== build 61 ==
==> flow/design.v (excerpt) <==
module apb_slave (
  input  logic        PCLK,
  input  logic        PRESETn,
  input  logic [31:0] PADDR,
  input  logic        PSEL,
  input  logic        PENABLE,
  input  logic        PWRITE,
  input  logic [31:0] PWDATA,
  output logic [31:0] PRDATA,
  output logic        PREADY,
  output logic        PSLVERR
);
Settings: LEC_CHECK=0, CAP_MARGIN=10, CELL_PAD_IN_SITES_GLOBAL_PLACEMENT=1, CORE_MARGIN=2, CORE_UTILIZATION=70, CTS_CLUSTER_DIAMETER=395, GPL_ROUTABILITY_DRIVEN=0, GPL_TIMING_DRIVEN=1, MAX_ROUTING_LAYER=met5, MIN_ROUTING_LAYER=met1, PLACE_DENSITY_LB_ADDON=0.06, SETUP_SLACK_MARGIN=-0.11, SLEW_MARGIN=20, TNS_END_PERCENT=80; clock period 1.38 ns.
run.sh (not shown) runs the stock make flow with config.mk's settings and CLKGATE_MAP_FILE=.
To summarise build 61: no stage aborted, but the layout did not pass its checks, failing on negative setup slack.
The following lists how build 62 was set up differently from build 61:
# build 61
export LEC_CHECK = 0
export CAP_MARGIN = 10
export CELL_PAD_IN_SITES_GLOBAL_PLACEMENT = 1
export CORE_MARGIN = 2
export CORE_UTILIZATION = 70
export CTS_CLUSTER_DIAMETER = 395
export GPL_ROUTABILITY_DRIVEN = 0
export GPL_TIMING_DRIVEN = 1
export MAX_ROUTING_LAYER = met5
export MIN_ROUTING_LAYER = met1
export PLACE_DENSITY_LB_ADDON = 0.06
export SETUP_SLACK_MARGIN = -0.11
export SLEW_MARGIN = 20
export TNS_END_PERCENT = 80
create_clock -name core_clock -period 1.38 [get_ports {PCLK}]
# build 62
export LEC_CHECK = 0
export CAP_MARGIN = 10
export CELL_PAD_IN_SITES_GLOBAL_PLACEMENT = 0
export CORE_MARGIN = 2
export CORE_UTILIZATION = 68
export GPL_ROUTABILITY_DRIVEN = 0
export GPL_TIMING_DRIVEN = 1
export MAX_ROUTING_LAYER = met5
export MIN_ROUTING_LAYER = met1
export SETUP_SLACK_MARGIN = 0.66
export SLEW_MARGIN = 20
export TNS_END_PERCENT = 80
create_clock -name core_clock -period 2.86 [get_ports {PCLK}]
Findings:
Both conditions hold for build 62: the flow ran to the end and the final layout passed the timing, DRC and antenna checks. Summary of build 62 over build 61: overall power moved down; total combinational power moved down; hold slack moved up. Compared with build 61, build 62 improves total internal power.
diff inputs: build 62 => build 10
# build 62
export LEC_CHECK = 0
export CAP_MARGIN = 10
export CELL_PAD_IN_SITES_GLOBAL_PLACEMENT = 0
export CORE_MARGIN = 2
export CORE_UTILIZATION = 68
export GPL_ROUTABILITY_DRIVEN = 0
export GPL_TIMING_DRIVEN = 1
export MAX_ROUTING_LAYER = met5
export MIN_ROUTING_LAYER = met1
export SETUP_SLACK_MARGIN = 0.66
export SLEW_MARGIN = 20
export TNS_END_PERCENT = 80
create_clock -name core_clock -period 2.86 [get_ports {PCLK}]
# build 10
export LEC_CHECK = 0
export CAP_MARGIN = 20
export CORE_MARGIN = 2
export CORE_UTILIZATION = 40
export SLEW_MARGIN = 20
create_clock -name core_clock -period 3.81 [get_ports {PCLK}]
--- outcome ---
- As of build 10, total length of routed met3 wires had fallen by more than 10% compared to build 62.
- Comparing build 62 and build 10, combinational gate area is lower on build 10.
- Per the comparison of build 10 with build 62, met1 layer wirelength in the final routing shows an increase of about 4.3%, register bit count reported by yosys now sits at about the same level, switching fraction of total power increased 0.59 points, maximum fanout along the worst path now larger.
- Looking at synthesis-to-layout area growth, build 10 sits 3.8 points lower than build 62 does.
- The clock power of build 10 falls short of that of build 62 by about 22%.
- Taking build 62 over build 10, the final cell count ratio works out to 0.889.
- Of build 10 and build 62, it is build 10 that has the lower met3 routing resource usage after global routing.
- First-pass GRT wire length for build 10: 390 um down relative to build 62
The following lists how build 68 was set up differently from build 10:
# build 10
export LEC_CHECK = 0
export CAP_MARGIN = 20
export CORE_MARGIN = 2
export CORE_UTILIZATION = 40
export SLEW_MARGIN = 20
create_clock -name core_clock -period 3.81 [get_ports {PCLK}]
# build 68
export LEC_CHECK = 0
export ABC_AREA = 1
export CAP_MARGIN = 20
export CORE_MARGIN = 2
export CORE_UTILIZATION = 72
export CTS_CLUSTER_DIAMETER = 362
export CTS_CLUSTER_SIZE = 13
export PLACE_DENSITY_LB_ADDON = 0.27
export SETUP_SLACK_MARGIN = -0.11
export SLEW_MARGIN = 20
create_clock -name core_clock -period 2.15 [get_ports {PCLK}]
==> results <==
Higher chip area from the yosys synthesis statistics among build 68 and build 10: build 68
Taking build 10 as 1.0, build 68 lands at 2.8 on post-synthesis cell count from yosys.
Of build 68 and build 10, it is build 68 that has the lower sequential share of layout area.
Summary of build 68 over build 10: total antenna diodes in the routed design climbed 4, combined global-route utilization of all metal layers increased by 32 points relative to the old numbers.
Lower count of different cell masters after synthesis was reported by build 68, not build 10.
Sequential cell power, build 68 and build 10, higher one = build 68.
Between build 68 and build 10, worst hold slack across all endpoints is higher for build 68, build 10 comes in under that.

========
== run A ==
The RTL this note starts from:
==> flow/design.v <==
module apb_slave (
  input  logic        PCLK,
  input  logic        PRESETn,
  input  logic [31:0] PADDR,
  input  logic        PSEL,
  input  logic        PENABLE,
  input  logic        PWRITE,
  input  logic [31:0] PWDATA,
  output logic [31:0] PRDATA,
  output logic        PREADY,
  output logic        PSLVERR
);
  logic [15:0] [31:0] registers;
  logic [3:0] addr_index;
  logic       addr_valid;
  assign addr_index = PADDR[5:2];
  assign addr_valid = (PADDR[31:6] == 0);
  typedef enum logic [1:0] {
    IDLE,
    SETUP,
    ACCESS
  } apb_state_t;
  apb_state_t current_state, next_state;
  always_ff @(posedge PCLK or negedge PRESETn) begin
    if (!PRESETn) begin
      current_state <= IDLE;
    end else begin
      current_state <= next_state;
    end
  end
  always_comb begin
    case (current_state)
      IDLE: begin
        if (PSEL && !PENABLE)
          next_state = SETUP;
        else
          next_state = IDLE;
      end
      SETUP: begin
        if (PSEL && PENABLE)
          next_state = ACCESS;
        else
          next_state = IDLE;
      end
      ACCESS: begin
        if (PSEL && !PENABLE)
          next_state = SETUP;
        else
          next_state = IDLE;
      end
      default:
        next_state = IDLE;
    endcase
  end
  always_ff @(posedge PCLK or negedge PRESETn) begin
    if (!PRESETn) begin
      for (int i = 0; i < 16; i++)
        registers[i] <= 32'h0;
      PRDATA <= 32'h0;
      PREADY <= 1'b1;   
      PSLVERR <= 1'b0;  
    end
    else begin
      PREADY <= (next_state != SETUP);
      PSLVERR <= 1'b0;
      if (current_state == SETUP && PSEL && PENABLE) begin
        if (!addr_valid) begin
          PSLVERR <= 1'b1;
        end
        else if (!PWRITE) begin
          PRDATA <= registers[addr_index];
        end
      end
      if (current_state == ACCESS && PSEL && PENABLE && addr_valid && PWRITE) begin
        registers[addr_index] <= PWDATA;
      end
    end
  end
endmodule
export LEC_CHECK = 0
export ABC_AREA = 1
export CAP_MARGIN = 10
export CELL_PAD_IN_SITES_DETAIL_PLACEMENT = 1
export CELL_PAD_IN_SITES_GLOBAL_PLACEMENT = 0
export CORE_ASPECT_RATIO = 1.87
export CORE_MARGIN = 2
export CORE_UTILIZATION = 57
export GPL_ROUTABILITY_DRIVEN = 0
export GPL_TIMING_DRIVEN = 0
export HOLD_SLACK_MARGIN = 0.25
export MAX_ROUTING_LAYER = met5
export MIN_ROUTING_LAYER = met2
export PLACE_DENSITY = 0.46
export SLEW_MARGIN = 20
export TNS_END_PERCENT = 80
create_clock -name core_clock -period 5.12 [get_ports {PCLK}]
5_1_grt: run A exited with error
diff inputs: run A => run B
# run A
export LEC_CHECK = 0
export ABC_AREA = 1
export CAP_MARGIN = 10
export CELL_PAD_IN_SITES_DETAIL_PLACEMENT = 1
export CELL_PAD_IN_SITES_GLOBAL_PLACEMENT = 0
export CORE_ASPECT_RATIO = 1.87
export CORE_MARGIN = 2
export CORE_UTILIZATION = 57
export GPL_ROUTABILITY_DRIVEN = 0
export GPL_TIMING_DRIVEN = 0
export HOLD_SLACK_MARGIN = 0.25
export MAX_ROUTING_LAYER = met5
export MIN_ROUTING_LAYER = met2
export PLACE_DENSITY = 0.46
export SLEW_MARGIN = 20
export TNS_END_PERCENT = 80
create_clock -name core_clock -period 5.12 [get_ports {PCLK}]
# run B
export LEC_CHECK = 0
export ABC_AREA = 1
export CAP_MARGIN = 10
export CELL_PAD_IN_SITES_GLOBAL_PLACEMENT = 0
export CORE_MARGIN = 2
export CORE_UTILIZATION = 72
export CTS_CLUSTER_SIZE = 43
export GPL_ROUTABILITY_DRIVEN = 0
export GPL_TIMING_DRIVEN = 1
export MAX_ROUTING_LAYER = met5
export MIN_ROUTING_LAYER = met1
export PLACE_DENSITY_LB_ADDON = 0.25
export SETUP_SLACK_MARGIN = -0.05
export SLEW_MARGIN = 20
export TNS_END_PERCENT = 80
create_clock -name core_clock -period 2.25 [get_ports {PCLK}]
Notes after the runs:
Run B finished all stages; the layout is clean.
Delta (run B minus run A): synthesized area flat; total instance count after detailed placement down 5.6%; die area down about 20%.
Edits applied to the flow inputs when going from run B to run C:
# run B
export LEC_CHECK = 0
export ABC_AREA = 1
export CAP_MARGIN = 10
export CELL_PAD_IN_SITES_GLOBAL_PLACEMENT = 0
export CORE_MARGIN = 2
export CORE_UTILIZATION = 72
export CTS_CLUSTER_SIZE = 43
export GPL_ROUTABILITY_DRIVEN = 0
export GPL_TIMING_DRIVEN = 1
export MAX_ROUTING_LAYER = met5
export MIN_ROUTING_LAYER = met1
export PLACE_DENSITY_LB_ADDON = 0.25
export SETUP_SLACK_MARGIN = -0.05
export SLEW_MARGIN = 20
export TNS_END_PERCENT = 80
create_clock -name core_clock -period 2.25 [get_ports {PCLK}]
# run C
export LEC_CHECK = 0
export ABC_AREA = 1
export CAP_MARGIN = 20
export CORE_MARGIN = 2
export CORE_UTILIZATION = 72
export SETUP_SLACK_MARGIN = 0.14
export SLEW_MARGIN = 20
create_clock -name core_clock -period 1.5 [get_ports {PCLK}]
Notes after the runs:
The flow ended early for run C: it failed with a tool error in 5_1_grt.
Post-synthesis adder-cell area fraction delta (run C -> run B): insignificant
Relative to run B, post-CTS setup-driven buffer insertion count has increased by 23 in run C.
Between run B and run C, the H-tree level count does not differ in any meaningful way.
Measured against each other, run C and run B differ in post-detailed-placement cell area, the lower figure coming from run B.
Run B has lower quantity of gates resized following cts than run C.
Compared with run B, detailed-placement wirelength estimate in run C increased by a little under 10%.
Run C vs. run B: synthesized cell count held steady; cell count after placement went up 72; die span in x has remained practically unchanged; async set-or-reset flop fraction in the synthesized netlist flat.
Floorplan net count of run C is on par with run B.
For run D, these inputs were changed with respect to run C:
# run C
export LEC_CHECK = 0
export ABC_AREA = 1
export CAP_MARGIN = 20
export CORE_MARGIN = 2
export CORE_UTILIZATION = 72
export SETUP_SLACK_MARGIN = 0.14
export SLEW_MARGIN = 20
create_clock -name core_clock -period 1.5 [get_ports {PCLK}]
# run D
export LEC_CHECK = 0
export CAP_MARGIN = 20
export CORE_MARGIN = 2
export CORE_UTILIZATION = 72
export CTS_CLUSTER_DIAMETER = 104
export SLEW_MARGIN = 20
create_clock -name core_clock -period 2.1 [get_ports {PCLK}]
Notes after the runs:
- Taking run C as the reference, in run D width of the die now sits lower, mux cell area share after synthesis up 37 points, total cell area reported by yosys after synthesis dropped 5100 µm².
- Relative to run C, the full die area of run D is lower by about 17%.
- Post-cts repair resize count was higher in the run labelled run C.
- No crash in run D: every stage finished, but the layout fails its final checks due to negative setup slack.
- Run D against run C; placed instance count is down by more than half.
- Detailed-placement wirelength estimate came out lower on run D than on run C.
- A largest combinational cell category by area of simple AND/OR/NAND/NOR gates is what run C shows, while multiplexers belongs to run D.
- Final estimated routing congestion in global placement was lower in the run labelled run D.
- | xor/xnor share of the synthesized area | run C vs run D | ≈ equal |
- For adder-cell share of the synthesized area, run D and run C come out practically identical.
- Summary: with run C as the reference, post-synthesis instance area in run D moved down by more than 10%.
Power is estimated from default activity; no workload was simulated.
